[design/flow/run.sh]
#!/bin/bash
# the make line also repeats each setting of config.mk as NAME=value (left out here)
make -C /OpenROAD-flow-scripts/flow DESIGN_CONFIG=/design/flow/config.mk WORK_HOME=/design/flow/orfs CLKGATE_MAP_FILE= finish
[design/flow/config.mk]
export PLATFORM = sky130hd
export DESIGN_NAME = drum_grid
export DESIGN_NICKNAME = drum_grid
export VERILOG_FILES = /design/flow/design.v
export SDC_FILE = /design/flow/constraint.sdc
export NUM_CORES = 4
export LEC_CHECK = 0
export CAP_MARGIN = 20
export CORE_MARGIN = 2
export CORE_UTILIZATION = 72
export CTS_CLUSTER_SIZE = 86
export GPL_TIMING_DRIVEN = 1
export MAX_ROUTING_LAYER = met5
export PLACE_DENSITY = 0.65
export SETUP_SLACK_MARGIN = 5.0
export SLEW_MARGIN = 20
export TNS_END_PERCENT = 75
[design/flow/constraint.sdc]
create_clock -name core_clock -period 19.5 [get_ports {clock}]
set_input_delay 3.9000 -clock core_clock [delete_from_list [all_inputs] [get_ports {clock}]]
set_output_delay 3.9000 -clock core_clock [all_outputs]
set_load 0.01 [all_outputs]
[design/flow/design.v]
module signed_mult_1_17 (out, a, b);
	output 	signed  [17:0]	out;
	input 	signed	[17:0] 	a;
	input 	signed	[17:0] 	b;
	wire 	signed	[35:0]	mult_out;
	assign mult_out = a * b;
	assign out = {mult_out[35], mult_out[33:17]};
endmodule
module OneNode(output signed [17:0] u_2_mid,    
	       input clock,		        
	       input reset,		        
	       input signed [17:0] u_hit_mid,   
	       input signed [17:0] u_1_right,   
	       input signed [17:0] u_1_left,     
	       input signed [17:0] u_1_up,      
	       input signed [17:0] u_1_down    
);  
    reg signed [17:0] u_0_mid_temp;		 
    reg signed [17:0] u_1_mid_temp, u_1_right_temp, u_1_left_temp, u_1_up_temp, u_1_down_temp; 
    wire signed [17:0] temp1,temp2, temp3, temp4;
    parameter [17:0] rho = (1<<17)/20; 
    parameter [17:0] eta = (999<<17)/1000;
    always @ (posedge clock) 
    begin
	if (reset == 0)
	begin
	    u_1_mid_temp = u_hit_mid; 
	    u_0_mid_temp = u_1_mid_temp; 
	    u_1_right_temp = 0; 
	    u_1_left_temp = 0;
	    u_1_up_temp = 0;
	    u_1_down_temp = 0;
   	end
        else
	begin
	    u_0_mid_temp = u_1_mid_temp;  
            u_1_mid_temp = u_2_mid;	   
	    u_1_right_temp = u_1_right;   
	    u_1_left_temp = u_1_left;	   
	    u_1_up_temp = u_1_up;         
	    u_1_down_temp = u_1_down;     
	end
    end
    assign  temp1 = u_1_up_temp + u_1_down_temp + u_1_right_temp + u_1_left_temp - (u_1_mid_temp<<<2);
    signed_mult_1_17 mult_1(.out(temp2),
			    .a(temp1),
                            .b(rho)); 
    assign  temp4 = temp2 + (u_1_mid_temp<<<1) - temp3;
    signed_mult_1_17 mult_2(.out(temp3),
			    .a(u_0_mid_temp),
                            .b(eta)); 
    signed_mult_1_17 mult_3(.out(u_2_mid),
			    .a(temp4),
                            .b(eta)); 
endmodule
module multNodes
#(parameter SIZE = 10)
(output signed [SIZE*SIZE*18-1:0] u_2_mid,    
 input clock,
 input reset,		        
 input signed [SIZE*SIZE*18-1:0] u_hit_mid,   
 input signed [SIZE*SIZE*18-1:0] u_1_right,   
 input signed [SIZE*SIZE*18-1:0] u_1_left,     
 input signed [SIZE*SIZE*18-1:0] u_1_up,      
 input signed [SIZE*SIZE*18-1:0] u_1_down     
);
    genvar i,j,k;
    generate
	for (k = 1; k < SIZE-1; k = k + 1) begin: side
		OneNode nodeUp(.u_2_mid(u_2_mid[(((0)*SIZE+(k))*18) +: 18]),
			       .clock(clock),
		               .reset(reset),
	                       .u_hit_mid(u_hit_mid[(((0)*SIZE+(k))*18) +: 18]),
	                       .u_1_right(u_1_right[(((0)*SIZE+(k+1))*18) +: 18]),
	                       .u_1_left(u_1_left[(((0)*SIZE+(k-1))*18) +: 18]),
	                       .u_1_up(18'sd0),
	       	               .u_1_down(u_1_down[(((1)*SIZE+(k))*18) +: 18]));
		OneNode nodeDown(.u_2_mid(u_2_mid[(((SIZE-1)*SIZE+(k))*18) +: 18]),
			         .clock(clock),
		                 .reset(reset),
	                         .u_hit_mid(u_hit_mid[(((SIZE-1)*SIZE+(k))*18) +: 18]),
	                         .u_1_right(u_1_right[(((SIZE-1)*SIZE+(k+1))*18) +: 18]),
	                         .u_1_left(u_1_left[(((SIZE-1)*SIZE+(k-1))*18) +: 18]),
	                         .u_1_up(u_1_up[(((SIZE-2)*SIZE+(k))*18) +: 18]),
	       	                 .u_1_down(18'sd0));
		OneNode nodeLeft(.u_2_mid(u_2_mid[(((k)*SIZE+(0))*18) +: 18]),
			         .clock(clock),
		                 .reset(reset),
	                         .u_hit_mid(u_hit_mid[(((k)*SIZE+(0))*18) +: 18]),
	                         .u_1_right(u_1_right[(((k)*SIZE+(1))*18) +: 18]),
	                         .u_1_left(18'sd0),
	                         .u_1_up(u_1_up[(((k-1)*SIZE+(0))*18) +: 18]),
	       	                 .u_1_down(u_1_down[(((k+1)*SIZE+(0))*18) +: 18]));
		OneNode nodeRight(.u_2_mid(u_2_mid[(((k)*SIZE+(SIZE-1))*18) +: 18]),
			         .clock(clock),
		                 .reset(reset),
	                         .u_hit_mid(u_hit_mid[(((k)*SIZE+(SIZE-1))*18) +: 18]),
	                         .u_1_right(18'sd0),
	                         .u_1_left(u_1_left[(((k)*SIZE+(SIZE-2))*18) +: 18]),
	                         .u_1_up(u_1_up[(((k+1)*SIZE+(SIZE-1))*18) +: 18]),
	       	                 .u_1_down(u_1_down[(((k-1)*SIZE+(SIZE-1))*18) +: 18]));
	end
    endgenerate
    generate
	for (k = 0; k < SIZE; k = k + 10) begin: corner
		OneNode UpLeftCorner(.u_2_mid(u_2_mid[(((0)*SIZE+(k))*18) +: 18]),
			             .clock(clock),
		                     .reset(reset),
	                             .u_hit_mid(u_hit_mid[(((0)*SIZE+(k))*18) +: 18]),
	                             .u_1_right(u_1_right[(((0)*SIZE+(k+1))*18) +: 18]),
	                             .u_1_left(18'sd0),
	                             .u_1_up(18'sd0),
	       	                     .u_1_down(u_1_down[(((1)*SIZE+(k))*18) +: 18]));
		OneNode UpRightCorner(.u_2_mid(u_2_mid[(((k)*SIZE+(SIZE-1))*18) +: 18]),
			             .clock(clock),
		                     .reset(reset),
	                             .u_hit_mid(u_hit_mid[(((k)*SIZE+(SIZE-1))*18) +: 18]),
	                             .u_1_right(18'sd0),
	                             .u_1_left(u_1_left[(((k)*SIZE+(SIZE-2))*18) +: 18]),
	                             .u_1_up(18'sd0),
	       	                     .u_1_down(u_1_down[(((k+1)*SIZE+(SIZE-1))*18) +: 18]));
		OneNode DownLeftCorner(.u_2_mid(u_2_mid[(((SIZE-1)*SIZE+(k))*18) +: 18]),
			               .clock(clock),
		                       .reset(reset),
	                               .u_hit_mid(u_hit_mid[(((SIZE-1)*SIZE+(k))*18) +: 18]),
	                               .u_1_right(u_1_right[(((SIZE-1)*SIZE+(k+1))*18) +: 18]),
	                               .u_1_left(18'sd0),
	                               .u_1_up(u_1_up[(((SIZE-2)*SIZE+(k))*18) +: 18]),
	       	                      .u_1_down(18'sd0));
		OneNode DownRightCorner(.u_2_mid(u_2_mid[(((SIZE-1)*SIZE+(SIZE-1))*18) +: 18]),
			                .clock(clock),
		                        .reset(reset),
	                                .u_hit_mid(u_hit_mid[(((SIZE-1)*SIZE+(SIZE-1))*18) +: 18]),
	                                .u_1_right(18'sd0),
	                                .u_1_left(u_1_left[(((SIZE-1)*SIZE+(SIZE-2))*18) +: 18]),
	                                .u_1_up(u_1_up[(((SIZE-2)*SIZE+(SIZE-1))*18) +: 18]),
	       	                        .u_1_down(18'sd0));
	end
    endgenerate
    generate
	for (i = 1; i < SIZE-1; i = i + 1) begin: row
	    for (j = 1; j < SIZE-1; j = j + 1) begin: col
		OneNode node(.u_2_mid(u_2_mid[(((i)*SIZE+(j))*18) +: 18]),
			     .clock(clock),
		             .reset(reset),
	                     .u_hit_mid(u_hit_mid[(((i)*SIZE+(j))*18) +: 18]),
	                     .u_1_right(u_1_right[(((i)*SIZE+(j+1))*18) +: 18]),
	                     .u_1_left(u_1_left[(((i)*SIZE+(j-1))*18) +: 18]),
	                     .u_1_up(u_1_up[(((i-1)*SIZE+(j))*18) +: 18]),
	       	             .u_1_down(u_1_down[(((i+1)*SIZE+(j))*18) +: 18]));
	    end
	end
    endgenerate
endmodule
module drum_grid
(input clock,
 input reset,                      
 input  [3*3*18-1:0] u_hit,        
 output [3*3*18-1:0] u_out         
);
    localparam SIZE = 3;
    wire signed [SIZE*SIZE*18-1:0] u_2_mid;
    multNodes #(.SIZE(SIZE)) grid(.u_2_mid(u_2_mid),
		  .clock(clock),
 	          .reset(reset),
 	          .u_hit_mid(u_hit),
 	          .u_1_right(u_2_mid),
 	          .u_1_left(u_2_mid),
 	          .u_1_up(u_2_mid),
 	          .u_1_down(u_2_mid));
    assign u_out = u_2_mid;
endmodule
==> impl_metrics.py, run 1 <==
# Flow results
metrics = {
    "detailed_routing": {
        "drc": 0,
        "via_per_inst": 6.061,
        "vias": 160700,
        "first_iter_violations": 15070,
        "ant_nets": 0,
        "wl_per_cell_microns": 26.10,
        "routed_wl_microns": 692300,
        "drtPass1Iterations": 9,
    },
    "critical_path": {
        "cp.arrival_ns": 17.40,
        "cp_top_family": "adder cells",
        "cp_max_fo": 4,
        "cpMostUsedCell": "fa_1",
        "worst_ep_required_time_ns": 15.60,
        "r2r-start": "grid.corner[0].DownLeftCorner.u_1_right_temp[2]$_SDFF_PN0_",
        "cp-start-kind": "register",
        "crit_path_end_kind": "output port",
        "crit_path_start": "grid.corner[0].DownLeftCorner.u_1_right_temp[2]$_SDFF_PN0_",
        "worst_path_largest_cell_delay_ns": 0.64,
        "crit_end": "u_out[89]",
        "r2r_slack_ns": 2.28,
        "worst-r2r-cell-count": 66,
        "critPathBufInv": 13,
        "worstSetupPathDepth": 62,
        "r2r_end": "grid.row[1].col[1].node.u_1_mid_temp[16]$_DFF_P_",
        "crit_type": "register to output port",
        "crit_slowest_cell": "fa_1",
    },
    "run_status": {
        "status": "finished with violations",
        "so_faults": "setup timing",
    },
    "die": {
        "placementRows": 190,
        "die_w_microns": 523.8,
        "io-pin-count": 326,
        "dieArea_sq_um": 274400,
        "fp-utilization": 0.7249,
        "core_area_sq_um": 268400,
        "chipHeight_microns": 523.8,
    },
    "yosys": {
        "ys_cells": 19650,
        "ys_warn_count": 1,
        "compound_area_frac": 0.06438,
        "synthXorXnorAreaFrac": 0.04895,
        "ys_async_sr_fraction": 0,
        "syn_inst": 19650,
        "ys_sh_simple": 0.05434,
        "ff_type": "dfxtp_1",
        "ys.flops": 486,
        "syn-cell-area_sq_um": 194600,
        "avgSynthCellArea_sq_um": 9.900,
        "fa_ha_area_frac": 0.6483,
        "top_area_frac": 0.4416,
        "ys_seq_frac": 0.05000,
        "synthTopLogicFamily": "adder cells",
        "synthMuxAreaShare": 0.01076,
        "synthDistinctLibCells": 107,
        "most_common_cell": "inv_1",
        "enable_flop_cells": 0,
        "yosysTopAreaCell": "fa_1",
        "synth_nets": 27330,
        "yosysChipArea_sq_um": 194600,
        "topCellsByArea": "fa_1 44%, ha_1 21%, inv_1 12%",
        "common_cells": "6226 x inv_1, 4292 x fa_1, 3215 x ha_1",
    },
    "cells_and_area": {
        "stdcell_count": 26520,
        "area_growth_pct": 22.95,
        "regArea_sq_um": 9784,
        "fillers": 11820,
        "postLayoutCoreUtil": 0.8913,
        "fin_nets": 30550,
        "comb_area_sq_um": 172200,
    },
    "run": {
        "cap_viol_max_count": 0,
        "warning_count": 297,
    },
    "hold_path": {
        "min_to": "grid.row[1].col[1].node.u_0_mid_temp[17]$_DFF_P_",
        "whs_path_depth": 1,
        "hp-class": "register to register",
        "hp-start": "grid.row[1].col[1].node.u_1_mid_temp[17]$_DFF_P_",
    },
    "timing": {
        "tns_ns": -137.12,
        "setup_slack_ns": -1.798,
        "rsz0062_at_grt": "true",
        "hold_viol": 0,
        "setup_viol": 156,
        "max_slew_margin": 0.06786,
        "fmax_mhz": 46.95,
        "fin_crit_sh": 1.092,
        "tightest_slew_ns": 1.398,
        "drv_slew": 0,
        "post-route-min-period_ns": 21.30,
        "fin_skew_ns": 0.06855,
    },
    "clock_network": {
        "cts_root_buf": "clkbuf_16",
        "cts_hold_buf": 0,
        "clkLatencyLatePin_ns": 0.76,
        "h-tree-depth": 3,
        "numCtsBuffers": 72,
        "clkTransAtPathRegs_ns": 0.07,
        "clockBufferDepth": 3,
        "cts_tree": "built",
        "clock-sinks": 486,
    },
    "placement": {
        "gp_congestion": 1.033,
        "dp_slack_ns": -1.403,
        "place_hpwl_microns": 512900,
        "port_buffers": 325,
        "dpl.cell_count": 25830,
    },
    "global_routing": {
        "track_usage": 0.4709,
        "grt_pass1_vias": 171600,
        "antenna_found_initial": 70,
        "grt_max_degree": 170,
        "overflow": 0,
        "grt_pass1_wl_microns": 969400,
    },
}
==> repair_timing <==
item / in CTS / in global routing
buffers inserted: 334 / 195
pin swaps: 718 / 608
endpoints found under the setup margin: 486 / 486
gates resized: 1838 / 748
==> per-layer routing <==
| metal | global-route usage | vias to the layer above | routed length, microns |
|---|---|---|---|
| met2 | 0.7347 | 11130 | 307400 |
| li1 | - | 65840 | - |
| met1 | 0.5701 | 79390 | 231600 |
| met5 | 0 | - | 468 |
| met4 | 0.3044 | 68 | 69420 |
| met3 | 0.1430 | 4303 | 83280 |
==> area by class of cell <==
type,count,area share
clock buffers,87,0.008154
well taps,3552,0.01858
multi-input cells,12780,0.7198
diodes,31,0.0003243
flip-flops and latches,486,0.04090
clock inverters,44,0.002385
inverters,6235,0.09810
repair buffers,3303,0.1117
==> metrics by stage <==
stage	instance area [sq um]	hold WS (ns)
final	239200	0.4732
after global routing	239200	0.4911
after CTS	233900	0.4618
after detailed placement	223000	0.4471
after global placement	223000	0.4390
after floorplan	196900	0.3960
==> inputs of run 2 (changes only) <==
Settings changed: CORE_UTILIZATION 72 to 65, CTS_CLUSTER_SIZE 86 to 48, GPL_TIMING_DRIVEN 1 to default, MAX_ROUTING_LAYER met5 to default, PLACE_DENSITY 0.65 to default, SETUP_SLACK_MARGIN 5.0 to 4.59, TNS_END_PERCENT 75 to default.
Clock period 19.5 ns to 26.2 ns, I/O delays scaled along.
==> impl_metrics.py, run 2 <==
# Flow results
metrics = {
    "yosys": {
        "yosysChipArea_sq_um": 194600,
        "synthTopLogicFamily": "adder cells",
        "topCellsByArea": "fa_1 44%, ha_1 21%, inv_1 12%",
        "synthDistinctLibCells": 107,
        "ys_seq_frac": 0.05000,
        "syn-cell-area_sq_um": 194600,
        "ys_warn_count": 1,
        "synthXorXnorAreaFrac": 0.04895,
        "ys_cells": 19650,
        "ys.flops": 486,
        "yosysTopAreaCell": "fa_1",
        "syn_inst": 19650,
        "most_common_cell": "inv_1",
        "ff_type": "dfxtp_1",
        "top_area_frac": 0.4416,
        "common_cells": "6226 x inv_1, 4292 x fa_1, 3215 x ha_1",
        "ys_async_sr_fraction": 0,
        "enable_flop_cells": 0,
        "synth_nets": 27330,
        "compound_area_frac": 0.06438,
        "avgSynthCellArea_sq_um": 9.900,
        "fa_ha_area_frac": 0.6483,
        "synthMuxAreaShare": 0.01076,
        "ys_sh_simple": 0.05434,
    },
    "detailed_routing": {
        "vias": 136100,
        "wl_per_cell_microns": 22.09,
        "drtPass1Iterations": 6,
        "ant_nets": 0,
        "drc": 0,
        "via_per_inst": 5.462,
        "first_iter_violations": 8439,
        "routed_wl_microns": 550600,
    },
    "die": {
        "placementRows": 200,
        "chipHeight_microns": 551.1,
        "die_w_microns": 551.1,
        "io-pin-count": 326,
        "fp-utilization": 0.6545,
        "core_area_sq_um": 297300,
        "dieArea_sq_um": 303700,
    },
    "critical_path": {
        "crit_path_start": "grid.side[1].nodeLeft.u_1_up_temp[5]$_SDFF_PN0_",
        "r2r-start": "grid.side[1].nodeLeft.u_1_up_temp[5]$_SDFF_PN0_",
        "cp.arrival_ns": 16.96,
        "cp_max_fo": 6,
        "critPathBufInv": 13,
        "cp-start-kind": "register",
        "r2r_slack_ns": 9.39,
        "cpMostUsedCell": "fa_1",
        "worst_ep_required_time_ns": 20.96,
        "cp_top_family": "adder cells",
        "crit_end": "u_out[35]",
        "crit_path_end_kind": "output port",
        "worst-r2r-cell-count": 67,
        "worst_path_largest_cell_delay_ns": 0.58,
        "r2r_end": "grid.side[1].nodeUp.u_1_mid_temp[16]$_DFF_P_",
        "worstSetupPathDepth": 63,
        "crit_slowest_cell": "fa_1",
        "crit_type": "register to output port",
    },
    "timing": {
        "drv_slew": 0,
        "fmax_mhz": 45.05,
        "tns_ns": 0,
        "fin_skew_ns": 0.07868,
        "max_slew_margin": 0.1928,
        "fin_crit_sh": 0.8472,
        "rsz0062_at_grt": "true",
        "tightest_slew_ns": 1.204,
        "setup_viol": 0,
        "hold_viol": 0,
        "post-route-min-period_ns": 22.20,
    },
    "global_routing": {
        "overflow": 0,
        "grt_pass1_wl_microns": 842900,
        "track_usage": 0.3699,
        "antenna_found_initial": 55,
        "grt_max_degree": 98,
        "grt_pass1_vias": 145100,
    },
    "clock_network": {
        "cts_hold_buf": 0,
        "clkLatencyLatePin_ns": 0.84,
        "clkTransAtPathRegs_ns": 0.06,
        "cts_root_buf": "clkbuf_16",
        "numCtsBuffers": 77,
        "cts_tree": "built",
        "clockBufferDepth": 4,
        "clock-sinks": 486,
        "h-tree-depth": 3,
    },
    "placement": {
        "gp_congestion": 0.9882,
        "port_buffers": 325,
        "place_hpwl_microns": 468700,
    },
    "hold_path": {
        "whs_path_depth": 2,
        "hp-start": "grid.corner[0].DownRightCorner.u_1_mid_temp[17]$_DFF_P_",
        "min_to": "grid.corner[0].DownRightCorner.u_0_mid_temp[17]$_DFF_P_",
        "hp-class": "register to register",
    },
    "run": {
        "warning_count": 294,
        "cap_viol_max_count": 0,
    },
    "cells_and_area": {
        "area_growth_pct": 14.60,
        "fin_nets": 28540,
        "comb_area_sq_um": 170800,
        "regArea_sq_um": 9834,
        "fillers": 21490,
    },
    "run_status": {
        "status": "timing/DRC/antenna clean",
    },
}
## run 2: repair_timing
| item | in CTS | in global routing |
|---|---|---|
| cloned | 5 | 0 |
| pin swaps | 567 | 705 |
| gates resized | 1312 | 1118 |
| buffers inserted | 463 | 351 |
| endpoints found under the setup margin | 162 | 160 |
## run 2: layout make-up
cell class	instances	area share
inverter	6235	0.1059
tap	3939	0.02210
clock inverter	43	0.002407
antenna	65	0.0007295
clock buffer	91	0.009332
timing repair buffer	1284	0.04928
sequential	486	0.04410
multi-input combinational	12780	0.7661
## run 2: routing by layer
metal / vias to the layer above / global-route usage / routed length, microns
met5: - / 0 / 248
met2: 3948 / 0.5885 / 257000
met4: 40 / 0.1655 / 30200
li1: 61900 / - / -
met3: 1111 / 0.06436 / 38050
met1: 69140 / 0.4994 / 225100
## run 2: per-stage QoR
stage	utilization	instance area, sq um	std cells	setup slack [ns]	hold slack [ns]
finish	0.7500	223000	24930	4.003	0.4261
global placement	0.6844	203500	23910	2.303	0.4037
CTS	0.7250	215500	24510	4.296	0.4274
global route	0.7499	222900	24910	3.516	0.4630
floorplan	-	194600	19650	4.624	0.3960
detailed placement	0.6845	203500	23910	2.161	0.4129
==> inputs of run 3 (changes only) <==
Settings changed: ABC_AREA from default to 1, CORE_UTILIZATION 65 to 71, CTS_CLUSTER_SIZE 48 to default, SETUP_SLACK_MARGIN 4.59 to -1.12.
Clock period 26.2 ns to 16.9 ns, I/O delays scaled along.
==> impl_metrics.py, run 3 <==
# Metrics from the implementation run
metrics = {
    "run_status": {
        "failing_step": "global routing",
        "status": "did not finish",
    },
    "die": {
        "chipHeight_microns": 538.9,
        "core_area_sq_um": 285000,
        "placementRows": 196,
        "io-pin-count": 326,
        "dieArea_sq_um": 290400,
        "fp-utilization": 0.7130,
        "die_w_microns": 538.9,
    },
    "yosys": {
        "common_cells": "7043 x inv_1, 4292 x fa_1, 3215 x ha_1",
        "ff_type": "dfxtp_1",
        "compound_area_frac": 0.06743,
        "fa_ha_area_frac": 0.6211,
        "ys_warn_count": 1,
        "ys.flops": 486,
        "top_area_frac": 0.4229,
        "ys_cells": 22850,
        "enable_flop_cells": 0,
        "synthXorXnorAreaFrac": 0.04534,
        "yosysTopAreaCell": "fa_1",
        "most_common_cell": "inv_1",
        "synthDistinctLibCells": 67,
        "synthMuxAreaShare": 0.0002217,
        "ys_sh_simple": 0.08518,
        "synthTopLogicFamily": "adder cells",
        "topCellsByArea": "fa_1 42%, ha_1 20%, inv_1 13%",
        "ys_seq_frac": 0.04789,
        "avgSynthCellArea_sq_um": 8.892,
        "yosysChipArea_sq_um": 203200,
        "synth_nets": 30520,
        "syn-cell-area_sq_um": 203200,
        "syn_inst": 22850,
        "ys_async_sr_fraction": 0,
    },
    "placement": {
        "dpl.cell_count": 30720,
        "gp_congestion": 1.079,
        "place_hpwl_microns": 600700,
        "dp_slack_ns": -1.939,
        "port_buffers": 325,
    },
    "clock_network": {
        "cts_root_buf": "clkbuf_16",
        "clockBufferDepth": 3,
        "cts_hold_buf": 0,
        "h-tree-depth": 3,
        "numCtsBuffers": 68,
        "clock-sinks": 486,
    },
}
## run 3: per-stage QoR
step | instance area, sq um
2_1_floorplan | 203300
3_3_place_gp | 240900
3_5_place_dp | 240900
4_1_cts | 249100
## run 3: what timing repair did
item	CTS
pin swaps	334
setup buffers	179
setup endpoints to repair	162
gates resized	1094
==> inputs of run 4 (changes only) <==
Settings changed: ABC_AREA 1 to default, CELL_PAD_IN_SITES_DETAIL_PLACEMENT from default to 2, CORE_MARGIN 2 to 9, CORE_UTILIZATION 71 to 45, CTS_CLUSTER_SIZE from default to 88, GPL_TIMING_DRIVEN from default to 0, MAX_ROUTING_LAYER from default to met5, PLACE_DENSITY_LB_ADDON from default to 0.2, SETUP_SLACK_MARGIN -1.12 to default.
Clock period 16.9 ns to 23.4 ns, I/O delays scaled along.
==> impl_metrics.py, run 4 <==
# Metrics from the implementation run
metrics = {
    "die": {
        "die_w_microns": 675.6,
        "chipHeight_microns": 675.6,
        "fp-utilization": 0.4516,
        "placementRows": 241,
        "core_area_sq_um": 430900,
        "dieArea_sq_um": 456400,
        "io-pin-count": 326,
    },
    "yosys": {
        "ys_warn_count": 1,
        "ff_type": "dfxtp_1",
        "fa_ha_area_frac": 0.6483,
        "ys.flops": 486,
        "syn-cell-area_sq_um": 194600,
        "common_cells": "6226 x inv_1, 4292 x fa_1, 3215 x ha_1",
        "most_common_cell": "inv_1",
        "ys_seq_frac": 0.05000,
        "yosysChipArea_sq_um": 194600,
        "synth_nets": 27330,
        "top_area_frac": 0.4416,
        "syn_inst": 19650,
        "topCellsByArea": "fa_1 44%, ha_1 21%, inv_1 12%",
        "synthMuxAreaShare": 0.01076,
        "ys_async_sr_fraction": 0,
        "yosysTopAreaCell": "fa_1",
        "compound_area_frac": 0.06438,
        "synthTopLogicFamily": "adder cells",
        "synthDistinctLibCells": 107,
        "synthXorXnorAreaFrac": 0.04895,
        "enable_flop_cells": 0,
        "ys_sh_simple": 0.05434,
        "ys_cells": 19650,
        "avgSynthCellArea_sq_um": 9.900,
    },
    "run_status": {
        "failing_step": "detailed placement",
        "error": "[ERROR DPL-0033] detailed placement checks failed during check placement.",
        "status": "did not finish",
    },
    "placement": {
        "gp_congestion": 0.9650,
        "port_buffers": 324,
    },
}
## run 4: through the flow
stage                   hold slack, ns  cells  setup WS (ns)
after floorplan                 0.3960  19650          1.957
after global placement          0.4206  25690         -3.049
==> inputs of run 5 (changes only) <==
Settings changed: ABC_AREA from default to 1, CAP_MARGIN 20 to 30, CELL_PAD_IN_SITES_GLOBAL_PLACEMENT from default to 3, CORE_ASPECT_RATIO from default to 0.53, CORE_MARGIN 9 to 3, CORE_UTILIZATION 45 to 58, CTS_CLUSTER_DIAMETER from default to 149, CTS_CLUSTER_SIZE 88 to 21, HOLD_SLACK_MARGIN from default to 0.29, MAX_ROUTING_LAYER met5 to default, PLACE_DENSITY from default to 0.54, PLACE_DENSITY_LB_ADDON 0.2 to default, SETUP_SLACK_MARGIN from default to 5.0, SLEW_MARGIN 20 to 40.
Clock period 23.4 ns to 25.0 ns, I/O delays scaled along.
==> impl_metrics.py, run 5 <==
# Metrics from the implementation run
metrics = {
    "run_status": {
        "status": "did not finish",
        "failing_step": "global placement without I/O",
        "error": "[ERROR GPL-0301] Utilization 113.512 % exceeds 100%.",
    },
    "yosys": {
        "synth_nets": 30520,
        "avgSynthCellArea_sq_um": 8.892,
        "most_common_cell": "inv_1",
        "compound_area_frac": 0.06743,
        "synthDistinctLibCells": 67,
        "ys_sh_simple": 0.08518,
        "yosysChipArea_sq_um": 203200,
        "ys_cells": 22850,
        "ff_type": "dfxtp_1",
        "yosysTopAreaCell": "fa_1",
        "syn_inst": 22850,
        "ys_seq_frac": 0.04789,
        "syn-cell-area_sq_um": 203200,
        "synthTopLogicFamily": "adder cells",
        "topCellsByArea": "fa_1 42%, ha_1 20%, inv_1 13%",
        "enable_flop_cells": 0,
        "common_cells": "7043 x inv_1, 4292 x fa_1, 3215 x ha_1",
        "synthMuxAreaShare": 0.0002217,
        "ys_async_sr_fraction": 0,
        "top_area_frac": 0.4229,
        "synthXorXnorAreaFrac": 0.04534,
        "ys.flops": 486,
        "fa_ha_area_frac": 0.6211,
        "ys_warn_count": 1,
    },
    "die": {
        "die_w_microns": 819.0,
        "placementRows": 157,
        "chipHeight_microns": 436.9,
        "core_area_sq_um": 346900,
        "dieArea_sq_um": 357800,
        "fp-utilization": 0.5857,
    },
}
==> inputs of run 6 (changes only) <==
Settings changed: ABC_AREA 1 to default, CAP_MARGIN 30 to 20, CELL_PAD_IN_SITES_DETAIL_PLACEMENT 2 to default, CELL_PAD_IN_SITES_GLOBAL_PLACEMENT 3 to default, CORE_ASPECT_RATIO 0.53 to default, CORE_MARGIN 3 to 2, CORE_UTILIZATION 58 to 21, CTS_CLUSTER_DIAMETER 149 to default, CTS_CLUSTER_SIZE 21 to default, GPL_TIMING_DRIVEN 0 to default, HOLD_SLACK_MARGIN 0.29 to default, PLACE_DENSITY 0.54 to default, SETUP_SLACK_MARGIN 5.0 to default, SLEW_MARGIN 40 to 20.
Clock period 25.0 ns to 37.4 ns, I/O delays scaled along.
==> impl_metrics.py, run 6 <==
# Flow results
metrics = {
    "die": {
        "core_area_sq_um": 923500,
        "fp-utilization": 0.2107,
        "placementRows": 353,
        "io-pin-count": 326,
        "chipHeight_microns": 966.6,
        "dieArea_sq_um": 934300,
        "die_w_microns": 966.6,
    },
    "cells_and_area": {
        "area_growth_pct": 11.45,
        "fin_nets": 27730,
        "postLayoutCellArea_sq_um": 216800,
        "fillers": 99070,
        "stdcell_count": 32430,
    },
    "critical_path": {
        "cp_max_fo": 30,
        "cpMostUsedCell": "fa_1",
        "crit_end": "u_out[89]",
        "crit_path_start": "grid.row[1].col[1].node.u_1_mid_temp[1]$_DFF_P_",
        "cp_top_family": "adder cells",
        "r2r_end": "grid.side[1].nodeDown.u_1_up_temp[17]$_SDFF_PN0_",
        "worstSetupPathDepth": 68,
        "critPathBufInv": 13,
        "worst_ep_required_time_ns": 29.92,
        "worst_path_largest_cell_delay_ns": 0.80,
        "r2r-start": "grid.row[1].col[1].node.u_1_mid_temp[1]$_DFF_P_",
        "worst-r2r-cell-count": 68,
        "crit_type": "register to output port",
        "cp-start-kind": "register",
        "cp.arrival_ns": 20.71,
        "crit_slowest_cell": "fa_1",
        "r2r_slack_ns": 17.20,
        "crit_path_end_kind": "output port",
    },
    "detailed_routing": {
        "drc": 0,
        "ant_nets": 0,
        "wl_per_cell_microns": 18.67,
        "routed_wl_microns": 605600,
        "drtPass1Iterations": 6,
        "vias": 130900,
        "first_iter_violations": 7183,
        "via_per_inst": 4.038,
    },
    "placement": {
        "place_area_sq_um": 213900,
        "place_hpwl_microns": 554300,
        "dpl.cell_count": 32220,
        "port_buffers": 325,
        "gp_congestion": 0.9477,
    },
    "yosys": {
        "ys_cells": 19650,
        "yosysTopAreaCell": "fa_1",
        "most_common_cell": "inv_1",
        "yosysChipArea_sq_um": 194600,
        "synthDistinctLibCells": 107,
        "top_area_frac": 0.4416,
        "compound_area_frac": 0.06438,
        "synthTopLogicFamily": "adder cells",
        "topCellsByArea": "fa_1 44%, ha_1 21%, inv_1 12%",
        "ff_type": "dfxtp_1",
        "enable_flop_cells": 0,
        "ys_async_sr_fraction": 0,
        "ys.flops": 486,
        "ys_seq_frac": 0.05000,
        "syn_inst": 19650,
        "ys_warn_count": 1,
        "synth_nets": 27330,
        "ys_sh_simple": 0.05434,
        "syn-cell-area_sq_um": 194600,
        "synthXorXnorAreaFrac": 0.04895,
        "synthMuxAreaShare": 0.01076,
        "avgSynthCellArea_sq_um": 9.900,
        "fa_ha_area_frac": 0.6483,
        "common_cells": "6226 x inv_1, 4292 x fa_1, 3215 x ha_1",
    },
    "timing": {
        "fin_crit_sh": 0.7537,
        "holdWs_ns": 0.4274,
        "hold_viol": 0,
        "fmax_mhz": 35.47,
        "max_slew_margin": 0.2135,
        "drv_slew": 0,
        "rsz0062_at_grt": "false",
        "tns_ns": 0,
        "fin_skew_ns": 0.1190,
        "post-route-min-period_ns": 28.19,
        "setup_viol": 0,
        "tightest_slew_ns": 1.178,
    },
    "hold_path": {
        "hp-class": "register to register",
        "whs_path_depth": 2,
        "hp-start": "grid.corner[0].UpLeftCorner.u_1_mid_temp[17]$_DFF_P_",
        "min_to": "grid.corner[0].UpLeftCorner.u_0_mid_temp[17]$_DFF_P_",
    },
    "clock_network": {
        "numCtsBuffers": 79,
        "cts_tree": "built",
        "clkTransAtPathRegs_ns": 0.06,
        "post_cts_buffers": 0,
        "cts_root_buf": "clkbuf_16",
        "h-tree-depth": 3,
        "clkLatencyLatePin_ns": 0.89,
        "cts_hold_buf": 0,
        "clockBufferDepth": 4,
        "clock-sinks": 486,
        "cts.repair.resized": 0,
    },
    "run": {
        "warning_count": 289,
        "cap_viol_max_count": 0,
    },
    "global_routing": {
        "antenna_found_initial": 112,
        "track_usage": 0.1303,
        "grt_max_degree": 92,
        "grt_pass1_vias": 144100,
        "overflow": 0,
        "grt_pass1_wl_microns": 917400,
    },
    "run_status": {
        "status": "timing/DRC/antenna clean",
    },
}
[run 6: per-layer routing]
layer	track usage	vias up	wire, microns
met1	0.1618	66820	247300
li1	-	60310	-
met3	0.03249	775	44600
met2	0.2080	3025	272700
met4	0.07040	20	40860
met5	0	-	136
[run 6: area by class of cell]
type                            instances  area [sq um]  area share
Multi-Input combinational cell      12780        161100      0.7431
Timing Repair Buffer                  471          4364     0.02013
Antenna cell                           74         185.2   0.0008540
Clock buffer                          101          2181     0.01006
Tap cell                            12250         15320     0.07067
Inverter                             6235         23410      0.1080
Clock inverter                         37         509.2    0.002348
Sequential cell                       486          9741     0.04492
[run 6: metrics by stage]
| stage | worst slack (ns) | utilization |
|---|---|---|
| detailed placement | 10.25 | 0.2316 |
| global placement | 10.22 | 0.2316 |
| CTS | 9.177 | 0.2345 |
| global route | 7.954 | 0.2347 |
| floorplan | 13.16 | - |
| finish | 9.210 | 0.2348 |
==> inputs of run 7 (changes only) <==
Settings changed: CELL_PAD_IN_SITES_GLOBAL_PLACEMENT from default to 2, CORE_UTILIZATION 21 to 25, CTS_CLUSTER_DIAMETER from default to 311, GPL_TIMING_DRIVEN from default to 0, MAX_ROUTING_LAYER from default to met5, PLACE_DENSITY_LB_ADDON from default to 0.01, SLEW_MARGIN 20 to 40, TNS_END_PERCENT from default to 75.
Clock period 37.4 ns to 35.2 ns, I/O delays scaled along.
==> impl_metrics.py, run 7 <==
# Flow results
metrics = {
    "yosys": {
        "ys_warn_count": 1,
        "top_area_frac": 0.4416,
        "ff_type": "dfxtp_1",
        "synthDistinctLibCells": 107,
        "compound_area_frac": 0.06438,
        "synthTopLogicFamily": "adder cells",
        "yosysChipArea_sq_um": 194600,
        "ys_async_sr_fraction": 0,
        "synth_nets": 27330,
        "common_cells": "6226 x inv_1, 4292 x fa_1, 3215 x ha_1",
        "yosysTopAreaCell": "fa_1",
        "ys_sh_simple": 0.05434,
        "ys_cells": 19650,
        "avgSynthCellArea_sq_um": 9.900,
        "synthXorXnorAreaFrac": 0.04895,
        "enable_flop_cells": 0,
        "ys.flops": 486,
        "synthMuxAreaShare": 0.01076,
        "topCellsByArea": "fa_1 44%, ha_1 21%, inv_1 12%",
        "ys_seq_frac": 0.05000,
        "most_common_cell": "inv_1",
        "fa_ha_area_frac": 0.6483,
        "syn_inst": 19650,
        "syn-cell-area_sq_um": 194600,
    },
    "hold_path": {
        "min_to": "grid.corner[0].DownRightCorner.u_0_mid_temp[17]$_DFF_P_",
        "hp-start": "grid.corner[0].DownRightCorner.u_1_mid_temp[17]$_DFF_P_",
        "whs_path_depth": 2,
        "hp-class": "register to register",
    },
    "timing": {
        "hold_viol": 0,
        "fin_crit_sh": 0.8246,
        "tightest_slew_ns": 0.9203,
        "tns_ns": 0,
        "setup_slack_ns": 6.175,
        "drv_slew": 0,
        "post-route-min-period_ns": 29.03,
        "fin_skew_ns": 0.05557,
        "setup_viol": 0,
        "fmax_mhz": 34.45,
        "max_slew_margin": 0.3706,
        "rsz0062_at_grt": "false",
    },
    "die": {
        "chipHeight_microns": 886.2,
        "placementRows": 324,
        "io-pin-count": 326,
        "fp-utilization": 0.2504,
        "core_area_sq_um": 777100,
        "dieArea_sq_um": 785400,
        "die_w_microns": 886.2,
    },
    "clock_network": {
        "post_cts_buffers": 0,
        "clock-sinks": 486,
        "cts_hold_buf": 0,
        "cts.repair.resized": 0,
        "cts_root_buf": "clkbuf_16",
        "h-tree-depth": 3,
        "clkTransAtPathRegs_ns": 0.06,
        "cts_tree": "built",
        "clockBufferDepth": 4,
        "numCtsBuffers": 88,
        "clkLatencyLatePin_ns": 0.87,
    },
    "global_routing": {
        "grt_pass1_wl_microns": 1078000,
        "grt_max_degree": 40,
        "use_met2": 0.3335,
        "met1_usage": 0.2755,
        "grt_pass1_vias": 143800,
        "track_usage": 0.1927,
        "antenna_found_initial": 107,
        "met3_usage": 0.009809,
        "overflow": 0,
        "grt.busiest_layer": "met2",
    },
    "detailed_routing": {
        "via_per_inst": 4.122,
        "ant_nets": 0,
        "wl_per_cell_microns": 24.37,
        "vias": 126000,
        "drtPass1Iterations": 7,
        "drc": 0,
        "routed_wl_microns": 744800,
        "first_iter_violations": 4779,
    },
    "run_status": {
        "status": "timing/DRC/antenna clean",
    },
    "critical_path": {
        "cp_max_fo": 20,
        "worst-r2r-cell-count": 68,
        "crit_end": "u_out[89]",
        "worst_ep_required_time_ns": 28.16,
        "crit_path_end_kind": "output port",
        "critPathBufInv": 12,
        "crit_slowest_cell": "fa_1",
        "cp_top_family": "adder cells",
        "cpMostUsedCell": "fa_1",
        "worstSetupPathDepth": 67,
        "r2r-start": "grid.corner[0].DownLeftCorner.u_1_right_temp[3]$_SDFF_PN0_",
        "cp-start-kind": "register",
        "r2r_end": "grid.row[1].col[1].node.u_1_mid_temp[17]$_DFF_P_",
        "crit_type": "register to output port",
        "cp.arrival_ns": 21.99,
        "crit_path_start": "grid.corner[0].DownLeftCorner.u_1_right_temp[3]$_SDFF_PN0_",
        "r2r_slack_ns": 14.32,
        "worst_path_largest_cell_delay_ns": 0.85,
    },
    "cells_and_area": {
        "comb_area_sq_um": 162900,
        "fillers": 82750,
        "fin_nets": 27860,
        "area_growth_pct": 11.85,
        "regArea_sq_um": 9789,
    },
    "run": {
        "warning_count": 289,
        "cap_viol_max_count": 0,
    },
    "placement": {
        "place_hpwl_microns": 688600,
        "port_buffers": 324,
        "gp_congestion": 0.8125,
        "dp_slack_ns": 6.901,
    },
}
## run 7: area by class of cell
type / instances / area share
multi-input cells: 12780 / 0.7484
plain buffers: 151 / 0.003179
clock inverters: 53 / 0.003323
repair buffers: 447 / 0.02212
inverters: 6235 / 0.1075
well taps: 10270 / 0.05904
flip-flops and latches: 486 / 0.04498
clock buffers: 105 / 0.01102
diodes: 34 / 0.0003910
## run 7: stage by stage
stage	instance area (sq um)	hold WS, ns	util	std cells
floorplan	194600	0.3960	-	19650
global placement	210700	0.4265	0.2711	30250
detailed placement	214300	0.4306	0.2757	30370
CTS	217400	0.4438	0.2797	30530
global route	217600	0.4487	0.2800	30540
finish	217600	0.4346	0.2800	30560
## run 7: metal layers
layer / share of wire / vias up
met5: 0.000039 / -
met2: 0.49 / 1047
li1: - / 60550
met1: 0.48 / 64130
met3: 0.020 / 240
met4: 0.010 / 6
==> inputs of run 8 (changes only) <==
Settings changed: CAP_MARGIN 20 to 0, CELL_PAD_IN_SITES_GLOBAL_PLACEMENT 2 to default, CORE_ASPECT_RATIO from default to 1.06, CORE_UTILIZATION 25 to 72, CTS_CLUSTER_DIAMETER 311 to 289, CTS_CLUSTER_SIZE from default to 23, GPL_TIMING_DRIVEN 0 to 1, PLACE_DENSITY_LB_ADDON 0.01 to 0.28, SETUP_SLACK_MARGIN from default to 4.54, SLEW_MARGIN 40 to 20.
Clock period 35.2 ns to 15.4 ns, I/O delays scaled along.
==> impl_metrics.py, run 8 <==
# Metrics from the implementation run
metrics = {
    "global_routing": {
        "track_usage": 0.7364,
        "overflow": 75,
    },
    "yosys": {
        "compound_area_frac": 0.06438,
        "fa_ha_area_frac": 0.6483,
        "ys_async_sr_fraction": 0,
        "ys_sh_simple": 0.05434,
        "ff_type": "dfxtp_1",
        "enable_flop_cells": 0,
        "topCellsByArea": "fa_1 44%, ha_1 21%, inv_1 12%",
        "avgSynthCellArea_sq_um": 9.900,
        "ys_cells": 19650,
        "synthMuxAreaShare": 0.01076,
        "common_cells": "6226 x inv_1, 4292 x fa_1, 3215 x ha_1",
        "synthTopLogicFamily": "adder cells",
        "synth_nets": 27330,
        "most_common_cell": "inv_1",
        "ys_warn_count": 1,
        "ys.flops": 486,
        "ys_seq_frac": 0.05000,
        "yosysChipArea_sq_um": 194600,
        "top_area_frac": 0.4416,
        "syn-cell-area_sq_um": 194600,
        "synthXorXnorAreaFrac": 0.04895,
        "syn_inst": 19650,
        "synthDistinctLibCells": 107,
        "yosysTopAreaCell": "fa_1",
    },
    "clock_network": {
        "clockBufferDepth": 3,
        "cts_root_buf": "clkbuf_16",
        "cts_hold_buf": 0,
        "h-tree-depth": 1,
        "numCtsBuffers": 25,
        "clock-sinks": 486,
    },
    "placement": {
        "place_area_sq_um": 241900,
        "place_hpwl_microns": 614700,
        "gp_congestion": 1.048,
        "dpl.cell_count": 27940,
        "port_buffers": 325,
    },
    "die": {
        "chipHeight_microns": 539.2,
        "die_w_microns": 508.9,
        "dieArea_sq_um": 274400,
        "fp-utilization": 0.7233,
        "core_area_sq_um": 269000,
        "io-pin-count": 326,
        "placementRows": 196,
    },
    "run_status": {
        "failing_step": "global routing",
        "error": "[ERROR GRT-0116] Global routing finished with congestion. Check the congestion regions in the DRC Viewer.",
        "status": "did not finish",
    },
}
-- run 8: per-layer routing --
metal,track usage,GRT overflow
met1,0.7225,1
met2,0.9110,22
met3,0.5756,6
met4,0.7427,45
met5,0.3219,1
-- run 8: stage by stage --
step,worst slack (ns)
after CTS,-4.465
after global placement,-3.791
after floorplan,-3.018
after detailed placement,-4.565
-- run 8: timing repair --
item / CTS
pin swaps: 529
resized: 995
hold endpoints to repair: 0
endpoints found under the setup margin: 486
setup buffers: 255
==> inputs of run 9 (changes only) <==
Settings changed: ABC_AREA from default to 0, CAP_MARGIN 0 to 20, CELL_PAD_IN_SITES_GLOBAL_PLACEMENT from default to 1, CORE_ASPECT_RATIO 1.06 to default, CORE_MARGIN 2 to 4, CORE_UTILIZATION 72 to 69, CTS_CLUSTER_DIAMETER 289 to 254, CTS_CLUSTER_SIZE 23 to default, GPL_TIMING_DRIVEN 1 to 0, HOLD_SLACK_MARGIN from default to -0.1, MAX_ROUTING_LAYER met5 to default, MIN_ROUTING_LAYER from default to met1, PLACE_DENSITY_LB_ADDON 0.28 to default, SETUP_SLACK_MARGIN 4.54 to 5.0, TNS_END_PERCENT 75 to 80.
Clock period 15.4 ns to 29.0 ns, I/O delays scaled along.
==> impl_metrics.py, run 9 <==
# Flow results
metrics = {
    "detailed_routing": {
        "vias": 133800,
        "drtPass1Iterations": 6,
        "ant_nets": 0,
        "drc": 0,
        "via_per_inst": 5.542,
        "wl_per_cell_microns": 22.15,
        "first_iter_violations": 8502,
        "routed_wl_microns": 534600,
    },
    "yosys": {
        "ys_cells": 19650,
        "synthXorXnorAreaFrac": 0.04895,
        "most_common_cell": "inv_1",
        "compound_area_frac": 0.06438,
        "synthDistinctLibCells": 107,
        "top_area_frac": 0.4416,
        "ff_type": "dfxtp_1",
        "yosysChipArea_sq_um": 194600,
        "ys_async_sr_fraction": 0,
        "avgSynthCellArea_sq_um": 9.900,
        "syn_inst": 19650,
        "ys.flops": 486,
        "synthTopLogicFamily": "adder cells",
        "ys_sh_simple": 0.05434,
        "fa_ha_area_frac": 0.6483,
        "common_cells": "6226 x inv_1, 4292 x fa_1, 3215 x ha_1",
        "ys_seq_frac": 0.05000,
        "syn-cell-area_sq_um": 194600,
        "enable_flop_cells": 0,
        "ys_warn_count": 1,
        "synthMuxAreaShare": 0.01076,
        "topCellsByArea": "fa_1 44%, ha_1 21%, inv_1 12%",
        "yosysTopAreaCell": "fa_1",
        "synth_nets": 27330,
    },
    "cells_and_area": {
        "fin_nets": 28000,
        "area_growth_pct": 8.755,
        "postLayoutCoreUtil": 0.7554,
    },
    "critical_path": {
        "crit_path_start": "grid.corner[0].DownLeftCorner.u_1_right_temp[10]$_SDFF_PN0_",
        "crit_slowest_cell": "fa_2",
        "crit_type": "register to output port",
        "r2r_end": "grid.side[1].nodeUp.u_1_mid_temp[17]$_DFF_P_",
        "cp.arrival_ns": 17.75,
        "critPathBufInv": 14,
        "cp_top_family": "adder cells",
        "r2r-start": "grid.side[1].nodeUp.u_1_mid_temp[0]$_DFF_P_",
        "crit_path_end_kind": "output port",
        "cp-start-kind": "register",
        "worstSetupPathDepth": 68,
        "cpMostUsedCell": "fa_1",
        "worst_ep_required_time_ns": 23.20,
        "crit_end": "u_out[89]",
        "worst_path_largest_cell_delay_ns": 0.63,
        "r2r_slack_ns": 11.57,
        "worst-r2r-cell-count": 66,
        "cp_max_fo": 7,
    },
    "die": {
        "io-pin-count": 326,
        "dieArea_sq_um": 290500,
        "die_w_microns": 539.0,
        "placementRows": 194,
        "fp-utilization": 0.6946,
        "chipHeight_microns": 539.0,
        "core_area_sq_um": 280100,
    },
    "timing": {
        "fmax_mhz": 42.47,
        "max_slew_margin": 0.1479,
        "fin_crit_sh": 0.8120,
        "setup_viol": 0,
        "fin_skew_ns": 0.04116,
        "rsz0062_at_grt": "true",
        "drv_slew": 0,
        "post-route-min-period_ns": 23.55,
        "hold_viol": 0,
        "tns_ns": 0,
        "tightest_slew_ns": 1.278,
    },
    "hold_path": {
        "whs_path_depth": 2,
        "hp-class": "register to register",
        "min_to": "grid.side[1].nodeRight.u_0_mid_temp[16]$_DFF_P_",
        "hp-start": "grid.side[1].nodeRight.u_1_mid_temp[16]$_DFF_P_",
    },
    "global_routing": {
        "antenna_found_initial": 42,
        "overflow": 0,
        "grt_pass1_vias": 143000,
        "grt_pass1_wl_microns": 830000,
        "track_usage": 0.3777,
        "grt_max_degree": 37,
    },
    "clock_network": {
        "clkTransAtPathRegs_ns": 0.07,
        "cts_root_buf": "clkbuf_16",
        "clockBufferDepth": 3,
        "numCtsBuffers": 61,
        "h-tree-depth": 2,
        "clkLatencyLatePin_ns": 0.75,
        "cts_hold_buf": 0,
        "clock-sinks": 486,
        "cts_tree": "built",
    },
    "placement": {
        "place_hpwl_microns": 475500,
        "port_buffers": 324,
        "gp_congestion": 1.017,
    },
    "run": {
        "cap_viol_max_count": 0,
        "warning_count": 293,
    },
    "run_status": {
        "status": "timing/DRC/antenna clean",
    },
}
run 9: timing repair:
item                                    4_1_cts  5_1_grt
gates cloned                                  2        0
pin swaps                                    66      138
resized                                     347      444
endpoints found under the setup margin      137      135
setup buffers                               106      147
run 9: area by class of cell:
| cell class | instances | area (sq um) |
|---|---|---|
| Multi-Input combinational cell | 12780 | 164800 |
| Fill cell | 20250 | 68510 |
| Inverter | 6235 | 23520 |
| Tap cell | 3724 | 4659 |
| Buffer | 151 | 683.2 |
| Clock inverter | 49 | 578.1 |
| Timing Repair Buffer | 611 | 5922 |
| Antenna cell | 32 | 80.08 |
| Clock buffer | 67 | 1599 |
| Sequential cell | 486 | 9783 |
run 9: metal layers:
metal  track usage  vias up  share of wire
li1              -    60820              -
met1        0.5073    67610           0.40
met2        0.5936     4352           0.46
met3       0.07581      989          0.081
met4        0.1796       14          0.060
met5             0        -        0.00017
run 9: stage by stage:
stage / cells / hold slack, ns / setup WS, ns / cell area [sq um]
after CTS: 23960 / 0.4514 / 4.835 / 208300
after detailed placement: 23730 / 0.4424 / 2.456 / 203400
after global routing: 24120 / 0.4762 / 4.849 / 211600
final: 24140 / 0.4546 / 5.453 / 211600
after global placement: 23700 / 0.4366 / 1.991 / 202500
after floorplan: 19650 / 0.3960 / 6.437 / 194600
==> inputs of run 10 (changes only) <==
Settings changed: ABC_AREA 0 to default, CORE_MARGIN 4 to 2, CORE_UTILIZATION 69 to 40, CTS_CLUSTER_DIAMETER 254 to 258, CTS_CLUSTER_SIZE from default to 13, GPL_TIMING_DRIVEN 0 to default, HOLD_SLACK_MARGIN -0.1 to default, MIN_ROUTING_LAYER met1 to default, PLACE_DENSITY from default to 0.67, SETUP_SLACK_MARGIN 5.0 to default, SLEW_MARGIN 20 to 0, TNS_END_PERCENT 80 to default.
Clock period 29.0 ns to 25.0 ns, I/O delays scaled along.
==> impl_metrics.py, run 10 <==
# Flow results
metrics = {
    "run_status": {
        "status": "timing/DRC/antenna clean",
    },
    "timing": {
        "tns_ns": 0,
        "max_slew_margin": 0.1725,
        "tightest_slew_ns": 1.241,
        "rsz0062_at_grt": "false",
        "fin_skew_ns": 0.06393,
        "setup_viol": 0,
        "hold_viol": 0,
        "holdWs_ns": 0.4206,
        "post-route-min-period_ns": 24.13,
        "drv_slew": 0,
        "fin_crit_sh": 0.9652,
        "fmax_mhz": 41.44,
    },
    "clock_network": {
        "clkLatencyLatePin_ns": 0.75,
        "cts_hold_buf": 0,
        "numCtsBuffers": 44,
        "cts_root_buf": "clkbuf_16",
        "clock-sinks": 486,
        "h-tree-depth": 2,
        "clockBufferDepth": 3,
        "cts_tree": "built",
        "clkTransAtPathRegs_ns": 0.08,
    },
    "cells_and_area": {
        "fillers": 47660,
        "area_growth_pct": 7.137,
        "postLayoutCellArea_sq_um": 208500,
        "fin_nets": 27740,
    },
    "detailed_routing": {
        "wl_per_cell_microns": 21.18,
        "routed_wl_microns": 562400,
        "ant_nets": 0,
        "drc": 0,
        "first_iter_violations": 6443,
        "via_per_inst": 4.830,
        "drtPass1Iterations": 6,
        "vias": 128200,
    },
    "yosys": {
        "syn_inst": 19650,
        "ys_sh_simple": 0.05434,
        "most_common_cell": "inv_1",
        "yosysTopAreaCell": "fa_1",
        "synthXorXnorAreaFrac": 0.04895,
        "common_cells": "6226 x inv_1, 4292 x fa_1, 3215 x ha_1",
        "ff_type": "dfxtp_1",
        "synthMuxAreaShare": 0.01076,
        "avgSynthCellArea_sq_um": 9.900,
        "syn-cell-area_sq_um": 194600,
        "top_area_frac": 0.4416,
        "synthTopLogicFamily": "adder cells",
        "enable_flop_cells": 0,
        "ys_seq_frac": 0.05000,
        "topCellsByArea": "fa_1 44%, ha_1 21%, inv_1 12%",
        "ys_async_sr_fraction": 0,
        "compound_area_frac": 0.06438,
        "fa_ha_area_frac": 0.6483,
        "yosysChipArea_sq_um": 194600,
        "ys.flops": 486,
        "ys_cells": 19650,
        "ys_warn_count": 1,
        "synth_nets": 27330,
        "synthDistinctLibCells": 107,
    },
    "die": {
        "dieArea_sq_um": 492000,
        "core_area_sq_um": 485300,
        "chipHeight_microns": 701.4,
        "fp-utilization": 0.4010,
        "placementRows": 256,
        "die_w_microns": 701.4,
        "io-pin-count": 326,
    },
    "global_routing": {
        "antenna_found_initial": 54,
        "grt_pass1_wl_microns": 867200,
        "grt_pass1_vias": 138700,
        "overflow": 0,
        "grt_max_degree": 95,
        "track_usage": 0.2355,
    },
    "critical_path": {
        "cp-start-kind": "register",
        "worst-r2r-cell-count": 69,
        "r2r_slack_ns": 6.65,
        "r2r_end": "grid.corner[0].UpLeftCorner.u_1_right_temp[17]$_SDFF_PN0_",
        "cp_max_fo": 13,
        "crit_path_start": "grid.side[1].nodeLeft.u_1_mid_temp[0]$_DFF_P_",
        "r2r-start": "grid.side[1].nodeUp.u_1_mid_temp[0]$_DFF_P_",
        "crit_type": "register to output port",
        "cp_top_family": "adder cells",
        "critPathBufInv": 11,
        "crit_path_end_kind": "output port",
        "worst_path_largest_cell_delay_ns": 0.64,
        "cp.arrival_ns": 19.13,
        "cpMostUsedCell": "fa_1",
        "worst_ep_required_time_ns": 20.00,
        "crit_slowest_cell": "fa_1",
        "crit_end": "u_out[71]",
        "worstSetupPathDepth": 65,
    },
    "placement": {
        "port_buffers": 325,
        "place_area_sq_um": 207000,
        "gp_congestion": 0.9511,
        "place_hpwl_microns": 513900,
    },
    "hold_path": {
        "hp-start": "grid.corner[0].UpLeftCorner.u_1_mid_temp[17]$_DFF_P_",
        "whs_path_depth": 2,
        "min_to": "grid.corner[0].UpLeftCorner.u_0_mid_temp[17]$_DFF_P_",
        "hp-class": "register to register",
    },
    "run": {
        "cap_viol_max_count": 0,
        "warning_count": 289,
    },
}
==> run 10: through the flow <==
stage / setup slack [ns] / std cells / util
2_1_floorplan: 3.237 / 19650 / -
3_3_place_gp: 0.9916 / 26460 / 0.4264
3_5_place_dp: 0.9521 / 26470 / 0.4265
4_1_cts: 0.03855 / 26520 / 0.4289
5_1_grt: 0.006262 / 26530 / 0.4295
6_report: 0.8697 / 26550 / 0.4296
==> run 10: area by class of cell <==
type | count | area [sq um] | share of cell area
Clock inverter | 3 | 30.03 | 0.0001441
Multi-Input combinational cell | 12780 | 161200 | 0.7734
Timing Repair Buffer | 522 | 4771 | 0.02289
Antenna cell | 26 | 65.06 | 0.0003121
Tap cell | 6450 | 8070 | 0.03871
Inverter | 6235 | 23420 | 0.1124
Sequential cell | 486 | 9744 | 0.04674
Clock buffer | 45 | 1126 | 0.005402
==> run 10: metal layers <==
metal	global-route usage	share of wire	vias up
met5	0	0.00019	-
met4	0.05916	0.032	14
met3	0.03580	0.055	411
met2	0.3888	0.47	2301
met1	0.3240	0.44	65270
li1	-	-	60230
==> run 10: what timing repair did <==
action | 4_1_cts | 5_1_grt
gates resized | 0 | 43
endpoints found under the setup margin | 0 | 39
buffers inserted | 0 | 6
==> inputs of run 11 (changes only) <==
Settings changed: ABC_AREA from default to 1, CELL_PAD_IN_SITES_GLOBAL_PLACEMENT 1 to default, CORE_UTILIZATION 40 to 71, CTS_CLUSTER_DIAMETER 258 to 101, CTS_CLUSTER_SIZE 13 to default, PLACE_DENSITY 0.67 to default, SLEW_MARGIN 0 to 20.
Clock period 25.0 ns to 15.9 ns, I/O delays scaled along.
==> impl_metrics.py, run 11 <==
# Metrics from the implementation run
metrics = {
    "yosys": {
        "fa_ha_area_frac": 0.6211,
        "ys_cells": 22850,
        "common_cells": "7043 x inv_1, 4292 x fa_1, 3215 x ha_1",
        "most_common_cell": "inv_1",
        "synthXorXnorAreaFrac": 0.04534,
        "yosysChipArea_sq_um": 203200,
        "synthMuxAreaShare": 0.0002217,
        "compound_area_frac": 0.06743,
        "ys_warn_count": 1,
        "avgSynthCellArea_sq_um": 8.892,
        "top_area_frac": 0.4229,
        "syn_inst": 22850,
        "ys.flops": 486,
        "topCellsByArea": "fa_1 42%, ha_1 20%, inv_1 13%",
        "yosysTopAreaCell": "fa_1",
        "ff_type": "dfxtp_1",
        "synthDistinctLibCells": 67,
        "synthTopLogicFamily": "adder cells",
        "enable_flop_cells": 0,
        "syn-cell-area_sq_um": 203200,
        "ys_seq_frac": 0.04789,
        "ys_async_sr_fraction": 0,
        "synth_nets": 30520,
        "ys_sh_simple": 0.08518,
    },
    "die": {
        "placementRows": 196,
        "io-pin-count": 326,
        "dieArea_sq_um": 290400,
        "core_area_sq_um": 285000,
        "chipHeight_microns": 538.9,
        "fp-utilization": 0.7130,
        "die_w_microns": 538.9,
    },
    "clock_network": {
        "clock-sinks": 486,
        "cts_root_buf": "clkbuf_16",
        "h-tree-depth": 3,
        "numCtsBuffers": 71,
        "cts_hold_buf": 0,
        "clockBufferDepth": 3,
    },
    "placement": {
        "dp_slack_ns": -2.485,
        "port_buffers": 325,
        "gp_congestion": 1.082,
        "place_hpwl_microns": 648300,
        "dpl.cell_count": 31250,
    },
    "global_routing": {
        "track_usage": 0.7729,
        "overflow": 1717,
    },
    "run_status": {
        "status": "did not finish",
        "failing_step": "global routing",
        "error": "[ERROR GRT-0116] Global routing finished with congestion. Check the congestion regions in the DRC Viewer.",
    },
}
-- run 11: per-layer routing --
| metal | GRT usage | overflow |
|---|---|---|
| met1 | 0.7681 | 48 |
| met2 | 0.9391 | 957 |
| met3 | 0.6319 | 73 |
| met4 | 0.7470 | 631 |
| met5 | 0.3636 | 8 |
-- run 11: per-stage QoR --
stage               hold WS (ns)  cell area, sq um  setup TNS (ns)  utilization
detailed placement        0.4169            250800         -318.33       0.8799
floorplan                 0.4032            208300          -32.18            -
global placement          0.4116            250800         -249.43       0.8799
CTS                       0.4341            261600         -364.56       0.9181
-- run 11: what timing repair did --
item / in CTS
pin swaps: 731
setup buffers: 307
endpoints found under the setup margin: 162
gates resized: 1471
==> inputs of run 12 (changes only) <==
Settings changed: ABC_AREA 1 to default, CORE_UTILIZATION 71 to 68, CTS_CLUSTER_DIAMETER 101 to default, SETUP_SLACK_MARGIN from default to -1.56.
Clock period 15.9 ns to 22.3 ns, I/O delays scaled along.
==> impl_metrics.py, run 12 <==
# Flow results
metrics = {
    "yosys": {
        "avgSynthCellArea_sq_um": 9.900,
        "synthXorXnorAreaFrac": 0.04895,
        "ys_warn_count": 1,
        "ys_async_sr_fraction": 0,
        "synthMuxAreaShare": 0.01076,
        "synth_nets": 27330,
        "yosysChipArea_sq_um": 194600,
        "synthTopLogicFamily": "adder cells",
        "syn_inst": 19650,
        "ys_sh_simple": 0.05434,
        "compound_area_frac": 0.06438,
        "common_cells": "6226 x inv_1, 4292 x fa_1, 3215 x ha_1",
        "most_common_cell": "inv_1",
        "ys_cells": 19650,
        "fa_ha_area_frac": 0.6483,
        "yosysTopAreaCell": "fa_1",
        "syn-cell-area_sq_um": 194600,
        "ys.flops": 486,
        "enable_flop_cells": 0,
        "synthDistinctLibCells": 107,
        "top_area_frac": 0.4416,
        "ff_type": "dfxtp_1",
        "ys_seq_frac": 0.05000,
        "topCellsByArea": "fa_1 44%, ha_1 21%, inv_1 12%",
    },
    "global_routing": {
        "grt_pass1_wl_microns": 819600,
        "grt_pass1_vias": 142200,
        "grt.busiest_layer": "met2",
        "grt_max_degree": 124,
        "use_met2": 0.5937,
        "track_usage": 0.3729,
        "overflow": 0,
        "antenna_found_initial": 35,
        "met1_usage": 0.5080,
        "met3_usage": 0.06657,
    },
    "placement": {
        "dp_slack_ns": -0.2502,
        "port_buffers": 325,
        "dpl.cell_count": 23850,
        "place_hpwl_microns": 467200,
        "gp_congestion": 1.012,
    },
    "critical_path": {
        "crit_path_start": "grid.corner[0].DownLeftCorner.u_1_right_temp[2]$_SDFF_PN0_",
        "cp_max_fo": 5,
        "cpMostUsedCell": "fa_1",
        "crit_end": "u_out[125]",
        "cp-start-kind": "register",
        "crit_path_end_kind": "output port",
        "r2r-start": "grid.side[1].nodeLeft.u_1_mid_temp[0]$_DFF_P_",
        "cp_top_family": "adder cells",
        "worst-r2r-cell-count": 70,
        "crit_slowest_cell": "a2111oi_0",
        "cp.arrival_ns": 18.49,
        "crit_type": "register to output port",
        "r2r_end": "grid.corner[0].UpLeftCorner.u_1_down_temp[16]$_SDFF_PN0_",
        "worst_ep_required_time_ns": 17.84,
        "critPathBufInv": 11,
        "worst_path_largest_cell_delay_ns": 0.67,
        "r2r_slack_ns": 4.58,
        "worstSetupPathDepth": 64,
    },
    "clock_network": {
        "numCtsBuffers": 72,
        "clockBufferDepth": 3,
        "cts_root_buf": "clkbuf_16",
        "h-tree-depth": 3,
        "cts_hold_buf": 0,
        "clock-sinks": 486,
        "clkTransAtPathRegs_ns": 0.06,
        "cts_tree": "built",
        "clkLatencyLatePin_ns": 0.72,
    },
    "cells_and_area": {
        "area_growth_pct": 6.291,
        "stdcell_count": 24000,
        "fin_nets": 27840,
    },
    "run": {
        "cap_viol_max_count": 0,
        "warning_count": 295,
    },
    "detailed_routing": {
        "via_per_inst": 5.497,
        "drtPass1Iterations": 5,
        "drc": 0,
        "ant_nets": 0,
        "wl_per_cell_microns": 21.59,
        "vias": 131900,
        "first_iter_violations": 8606,
        "routed_wl_microns": 518100,
    },
    "timing": {
        "setup_slack_ns": -0.6486,
        "post-route-min-period_ns": 22.95,
        "fin_crit_sh": 1.029,
        "rsz0062_at_grt": "true",
        "drv_slew": 0,
        "fmax_mhz": 43.58,
        "tightest_slew_ns": 1.128,
        "setup_viol": 66,
        "fin_skew_ns": 0.04463,
        "max_slew_margin": 0.2428,
        "hold_viol": 0,
    },
    "hold_path": {
        "hp-start": "grid.corner[0].DownRightCorner.u_1_mid_temp[17]$_DFF_P_",
        "whs_path_depth": 2,
        "min_to": "grid.corner[0].DownRightCorner.u_0_mid_temp[17]$_DFF_P_",
        "hp-class": "register to register",
    },
    "die": {
        "die_w_microns": 538.9,
        "placementRows": 196,
        "io-pin-count": 326,
        "core_area_sq_um": 285000,
        "chipHeight_microns": 538.9,
        "fp-utilization": 0.6828,
        "dieArea_sq_um": 290400,
    },
    "run_status": {
        "so_faults": "setup timing",
        "status": "finished with violations",
    },
}
## run 12: final cells by class
class,count,area (sq um)
Fill cell,21770,78150
Clock inverter,36,432.9
Timing Repair Buffer,587,5260
Sequential cell,486,9743
Tap cell,3762,4707
Antenna cell,18,45.04
Clock buffer,95,2085
Multi-Input combinational cell,12780,161100
Inverter,6235,23410
## run 12: layer usage
| metal | part of all wire | up-vias |
|---|---|---|
| li1 | - | 60460 |
| met1 | 0.42 | 66760 |
| met2 | 0.46 | 3798 |
| met3 | 0.071 | 902 |
| met4 | 0.050 | 22 |
| met5 | 0.00030 | - |
## run 12: per-stage QoR
stage	instance area (sq um)	setup TNS, ns	hold WS [ns]	util
3_3_place_gp	204100	-0.06039	0.4110	0.7161
6_report	206800	-17.50	0.4262	0.7258
5_1_grt	206800	-123.26	0.4673	0.7257
4_1_cts	206600	-27.76	0.4260	0.7249
3_5_place_dp	204100	-0.3207	0.4129	0.7161
2_1_floorplan	194600	0	0.3960	-
## run 12: repair_timing
action                                  CTS  global route
gates resized                             0            31
hold endpoints to repair                  0             0
endpoints found under the setup margin    0            24
setup buffers                             0             5
